==> flow/design.v <==
module axi_stream_insert_header #(
    parameter DATA_WD = 32,
    parameter DATA_BYTE_WD = DATA_WD / 8,
    parameter BYTE_CNT_WD = $clog2(DATA_BYTE_WD)
) (
    input clk,
    input rst_n,
    input valid_in,
    input [DATA_WD-1 : 0] data_in,
    input [DATA_BYTE_WD-1 : 0] keep_in,
    input last_in,
    output ready_in,
    output valid_out,
    output [DATA_WD-1 : 0] data_out,
    output [DATA_BYTE_WD-1 : 0] keep_out,
    output last_out,
    input ready_out,
    input valid_insert,
    input [DATA_WD-1 : 0] header_insert,
    input [DATA_BYTE_WD-1 : 0] keep_insert,
    input [BYTE_CNT_WD : 0] byte_insert_cnt,
    output ready_insert
);
function [BYTE_CNT_WD:0]count_1;
    input [DATA_BYTE_WD-1:0] data_in;
    reg [BYTE_CNT_WD:0]cnt,n;
begin
    cnt=0;
    for (n=0;n<DATA_BYTE_WD; n=n+1) begin
        if(data_in[n])
            cnt = cnt+1'b1; 
            count_1 =cnt;
    end
end
endfunction
localparam IDEL = 4'b0001;
localparam HAEDER_INSERT = 4'b0010;
localparam WAIT = 4'b0100;
localparam IN_OUT = 4'b1000;
reg [3:0] current_state;
reg [3:0] next_state;
reg [BYTE_CNT_WD : 0] byte_insert_cnt_temp;
reg [DATA_BYTE_WD-1 : 0] keep_insert_temp;
reg [DATA_WD-1:0] mem [0:4];
reg [1:0] addr_in;
reg [1:0] addr_out;
reg[4:0] cnt_temp;
reg [DATA_BYTE_WD-1 : 0] keepin_last;
wire [BYTE_CNT_WD:0] keepin_last_count;
wire [4:0] out_cnt ;
reg [2*DATA_WD-1 : 0] data_out_reg;
reg [2*DATA_BYTE_WD-1 : 0] keep_out_reg;
reg last_out_reg;
reg [4:0]cnt_out_temp;
    assign keepin_last_count = count_1(keepin_last); 
    assign ready_in = (current_state == HAEDER_INSERT || current_state==IN_OUT)?1'b1:1'b0;
    assign ready_insert = (current_state == IDEL)?1'b1:1'b0;
    assign valid_out = (current_state == IN_OUT)?1'b1:1'b0;
    assign out_cnt = (keepin_last_count+byte_insert_cnt_temp>DATA_BYTE_WD)?cnt_temp+1'b1:cnt_temp; 
    always @(posedge clk or negedge rst_n) begin
        if(!rst_n)begin
            current_state <= IDEL;
        end else begin
            current_state <= next_state;
        end
    end
    always @(*) begin
        next_state = IDEL;
        case (current_state)
            IDEL:begin
                if(valid_insert && ready_insert) 
                    next_state = HAEDER_INSERT;
                else 
                    next_state = IDEL;     
            end
            HAEDER_INSERT:begin
                if(ready_out && addr_in == 2'd3) 
                    next_state = IN_OUT;
                else if(addr_in == 2'd3)
                    next_state = WAIT; 
                else
                    next_state = HAEDER_INSERT;     
            end
            WAIT:begin
                if(valid_in && ready_out) 
                    next_state = IN_OUT;
                else 
                    next_state = WAIT;     
            end
            IN_OUT:begin
                if(last_out) 
                    next_state = IDEL;
                else 
                    next_state = IN_OUT;     
            end
            default: next_state = IDEL;
        endcase    
    end
    always @(posedge clk or negedge rst_n) begin
        if(!rst_n)begin
            byte_insert_cnt_temp <= 'b0;
            keep_insert_temp <= 'b0;
        end else if(valid_insert && ready_insert) begin
            byte_insert_cnt_temp <= byte_insert_cnt; 
            keep_insert_temp <= keep_insert;
        end else begin
            byte_insert_cnt_temp <= byte_insert_cnt_temp;
            keep_insert_temp <= keep_insert_temp;
        end
    end
    integer k;
    always @(posedge clk or negedge rst_n) begin
        if(!rst_n)begin
            addr_in <= 2'd0;
            cnt_temp <= 5'b0;
            keepin_last <= 'b0; 
            for(k=0;k<=4;k=k+1) 
               mem[k] <= 32'b0;        
        end else if(valid_insert && ready_insert && addr_in==2'd0) begin 
            addr_in <= addr_in + 1'b1;
            mem[addr_in] <= header_insert;
            cnt_temp <= 5'b0;
            keepin_last <= 'b0;
        end else if (valid_in && ready_in && last_in) begin 
            addr_in <= addr_in + 1'b1;
            mem[addr_in] <= data_in;
            cnt_temp <= cnt_temp + 1'b1;
            keepin_last <= keep_in;
        end else if (valid_in && ready_in) begin 
            addr_in <= addr_in + 1'b1;
            mem[addr_in] <= data_in;
            cnt_temp <= cnt_temp + 1'b1;
            keepin_last <= keepin_last;
        end else begin
            addr_in <= addr_in;
            cnt_temp <= cnt_temp;
            keepin_last <= keepin_last;
        end
    end
    always @(posedge clk or negedge rst_n) begin
        if(!rst_n)begin
            data_out_reg <= 'b0;
            keep_out_reg <= 'b0;
            last_out_reg <= 1'b0;
            addr_out <= 'b0;
            cnt_out_temp <= 'b0;
        end else if((current_state==HAEDER_INSERT || current_state==WAIT) && next_state == IN_OUT) begin 
            data_out_reg <= {mem[addr_out],mem[addr_out+1]} << (DATA_BYTE_WD - byte_insert_cnt)*8;
            keep_out_reg <= {DATA_BYTE_WD{1'b1}};
            last_out_reg <= 1'b0;
            addr_out <= addr_out + 1'b1;
            cnt_out_temp <= cnt_out_temp+1'b1;
        end else if (valid_out && ready_out) begin
            data_out_reg <= {mem[addr_out],mem[addr_out+1]} << (DATA_BYTE_WD - byte_insert_cnt)*8; 
            addr_out <= addr_out + 1'b1;
            cnt_out_temp <= cnt_out_temp+1'b1;
            if (cnt_out_temp == out_cnt-1'b1) begin
            last_out_reg <= 1'b1;
            keep_out_reg <= {keep_insert_temp,keepin_last} << (DATA_BYTE_WD - byte_insert_cnt);            
            end else begin                                                                                                                                           
            last_out_reg <= 1'b0;
            keep_out_reg <= {DATA_BYTE_WD{1'b1}};               
            end
        end else begin
            data_out_reg <= data_out_reg;
            keep_out_reg <= keep_out_reg;
            last_out_reg <= 1'b0;
            addr_out <= 'b0;
            cnt_out_temp <= 'b0;
        end
    end
    assign data_out = data_out_reg[2*DATA_WD-1:DATA_WD];
    assign keep_out = (out_cnt == cnt_temp)?keep_out_reg[2*DATA_BYTE_WD-1:DATA_BYTE_WD]:keep_out_reg[DATA_BYTE_WD-1:0];
    assign last_out = last_out_reg;
endmodule
Settings: LEC_CHECK=0, ABC_AREA=0, CAP_MARGIN=20, CELL_PAD_IN_SITES_DETAIL_PLACEMENT=0, CORE_MARGIN=2, CORE_UTILIZATION=71, CTS_CLUSTER_SIZE=75, GPL_ROUTABILITY_DRIVEN=1, HOLD_SLACK_MARGIN=0.28, PLACE_DENSITY=0.67, SETUP_SLACK_MARGIN=-0.32, SLEW_MARGIN=20; clock period 3.39 ns.
run.sh (not shown) runs the stock make flow with config.mk's settings and CLKGATE_MAP_FILE=.
The baseline produced a layout that fails on negative setup slack.
Change:
- CORE_UTILIZATION: 71 -> 70
- CTS_CLUSTER_DIAMETER: unset -> 322
- CTS_CLUSTER_SIZE: 75 -> 62
- PLACE_DENSITY: 0.67 -> unset
- SETUP_SLACK_MARGIN: -0.32 -> 0.58
- clock period: 3.39 -> 2.25 ns (I/O delays scaled with it)
What happened: The changed run did not get past clock tree synthesis (4_1_cts) on DPL-0038; die size climbs slightly; area after synthesis stays the same; synthesized cell count stays the same.
Change:
- ABC_AREA: 0 -> unset
- CELL_PAD_IN_SITES_DETAIL_PLACEMENT: 0 -> unset
- CORE_UTILIZATION: 70 -> 40
- CTS_CLUSTER_DIAMETER: 322 -> unset
- CTS_CLUSTER_SIZE: 62 -> unset
- GPL_ROUTABILITY_DRIVEN: 1 -> unset
- HOLD_SLACK_MARGIN: 0.28 -> unset
- PLACE_DENSITY: unset -> 0.6
- SETUP_SLACK_MARGIN: 0.58 -> unset
- clock period: 2.25 -> 5.5 ns (I/O delays scaled with it)
After rerunning: The changed run completed with no timing, DRC or antenna violations. Die area is higher by 72%. Area after synthesis does not change. Synthesized cell count is unchanged.
Change:
- CORE_ASPECT_RATIO: unset -> 0.5
- CORE_UTILIZATION: 40 -> 51
- CTS_CLUSTER_DIAMETER: unset -> 338
- CTS_CLUSTER_SIZE: unset -> 100
- PLACE_DENSITY: 0.6 -> 0.52
- TNS_END_PERCENT: unset -> 20
What happened: Setup slack loses 0.0074 ns. First-iteration DRC count rose by about 6%. Routed wire length rose by about 1.9%. Sequential share of layout area rose by 0.52 points. Global-route usage rose by 7.9 points. Combinational power hardly moves.
Power figures rest on the tool's default switching activity, not on a simulated workload.
